==> job 7989 <==
## Runner2048
module Runner2048 (board_clk, VGA_R, VGA_G, VGA_B, hsync, vsync, clk, blank_n, rst, inputnums);
export LEC_CHECK = 0
export CAP_MARGIN = 20
export CORE_MARGIN = 2
export CORE_UTILIZATION = 68
export CTS_CLUSTER_DIAMETER = 93
export MAX_ROUTING_LAYER = met4
export SLEW_MARGIN = 20
export TNS_END_PERCENT = 5
create_clock -name core_clock -period 15.5 [get_ports {board_clk}]
run.sh (not shown) runs the stock make flow with config.mk's settings and CLKGATE_MAP_FILE=.
==> job 6932 (differences from job 7989) <==
CORE_UTILIZATION = 40   (was 68)
CTS_CLUSTER_DIAMETER = default   (was 93)
MAX_ROUTING_LAYER = default   (was met4)
TNS_END_PERCENT = default   (was 5)
==> flow/constraint.sdc (replaced) <==
create_clock -name core_clock -period 7.3 [get_ports {board_clk}]
set_input_delay 1.4600 -clock core_clock [delete_from_list [all_inputs] [get_ports {board_clk}]]
set_output_delay 1.4600 -clock core_clock [all_outputs]
set_load 0.01 [all_outputs]
==> summary of the runs <==
Die size: job 7989 is smaller than job 6932 (41%).
Against job 7989, the worst setup slack of job 6932 is lower by 7.9 ns.
Against job 6932, the first-iteration DRC count of job 7989 is larger by 25%.
Between job 6932 and job 7989, the lower register-to-register slack is in job 6932 (gap 8.2 ns).
Between job 7989 and job 6932, the lower cell area is in job 7989 (gap about 2.8%, measured against job 6932).
Job 7989 completed with no timing, DRC or antenna violations. Job 6932 passed the timing, design-rule and antenna checks.

---

==> inputs of 05-25 <==
Runner2048 again, from the RTL that the note above started with.
Settings: LEC_CHECK=0, ABC_AREA=1, CAP_MARGIN=20, CELL_PAD_IN_SITES_DETAIL_PLACEMENT=1, CORE_MARGIN=2, CORE_UTILIZATION=40, MIN_ROUTING_LAYER=met2, SLEW_MARGIN=20; clock period 20.0 ns.
==> 09-28 (differences from 05-25) <==
ABC_AREA = not set   (was 1)
CAP_MARGIN = 0   (was 20)
CELL_PAD_IN_SITES_DETAIL_PLACEMENT = not set   (was 1)
CORE_UTILIZATION = 66   (was 40)
MIN_ROUTING_LAYER = not set   (was met2)
SETUP_SLACK_MARGIN = -0.31   (was not set)
SLEW_MARGIN = 40   (was 20)
==> flow/constraint.sdc (replaced) <==
create_clock -name core_clock -period 4.25 [get_ports {board_clk}]
set_input_delay 0.8500 -clock core_clock [delete_from_list [all_inputs] [get_ports {board_clk}]]
set_output_delay 0.8500 -clock core_clock [all_outputs]
set_load 0.01 [all_outputs]
==> 08-01 (differences from 05-25) <==
ABC_AREA = not set   (was 1)
CELL_PAD_IN_SITES_DETAIL_PLACEMENT = not set   (was 1)
CORE_UTILIZATION = 65   (was 40)
MIN_ROUTING_LAYER = not set   (was met2)
TNS_END_PERCENT = 5   (was not set)
==> flow/constraint.sdc (replaced) <==
create_clock -name core_clock -period 15.5 [get_ports {board_clk}]
set_input_delay 3.1000 -clock core_clock [delete_from_list [all_inputs] [get_ports {board_clk}]]
set_output_delay 3.1000 -clock core_clock [all_outputs]
set_load 0.01 [all_outputs]
==> results.toml <==
# flow metrics
[placement]
hpwl_mm = 210.0

[logic_synthesis]
syn_area_um2 = 45360
ys_sh_aoi_pct = 16.27
yosysSeqAreaShare_pct = 25.05
synth_cells = 6964
ys_cells = 6964

[run_status]
first-error = "[ERROR GRT-0116] Global routing finished with congestion. Check the congestion regions in the DRC Viewer."
status = "stopped before the end"
haltStage = "global routing"

[floorplan]
core_area_um2 = 112500
initCoreUtil_pct = 40.32

[global_routing]
grt.busiest_layer = "met3"
grt_util_met1_pct = 0

[clocking]
cts-resized-gates = 0
cts_made_buffers = 61
Source of the figures above: 05-25

==> results.toml <==
# implementation run metrics
[logic_synthesis]
ys_cells = 5127
yosysSeqAreaShare_pct = 25.95
synth_cells = 5127
syn_area_um2 = 43790
ys_sh_aoi_pct = 24.21

[floorplan]
die_h_um = 261.6
initCoreUtil_pct = 66.60
core_area_um2 = 65750

[power_and_ir_drop]
power_leader = "combinational logic"

[run_status]
status = "failed layout checks"
so.violations = "setup timing"

[final_timing]
fin_crit_ns = 4.810
worst_slack_ns = -0.5603
relSlewSlack_pct = 34.90
finalSetupViolCount = 262

[global_routing]
grt.busiest_layer = "met2"

[final_layout]
area_share_clock_buf_inv_pct = 3.523

[worst_setup_path]
crit_path_max_incr_delay_ns = 0.57

[clocking]
cts_made_buffers = 54
cts-resized-gates = 21
Source of the figures above: 09-28

==> results.toml <==
# implementation run metrics
[clocking]
cts_made_buffers = 53
cts-resized-gates = 0
cts_tree = "built"

[logic_synthesis]
syn_area_um2 = 43790
yosysSeqAreaShare_pct = 25.95
ys_cells = 5127

[run_status]
status = "complete, no violations"

[global_routing]
grt_util_met1_pct = 63.70

[floorplan]
core_area_um2 = 66920

[placement]
hpwl_mm = 132.9
Source of the figures above: 08-01

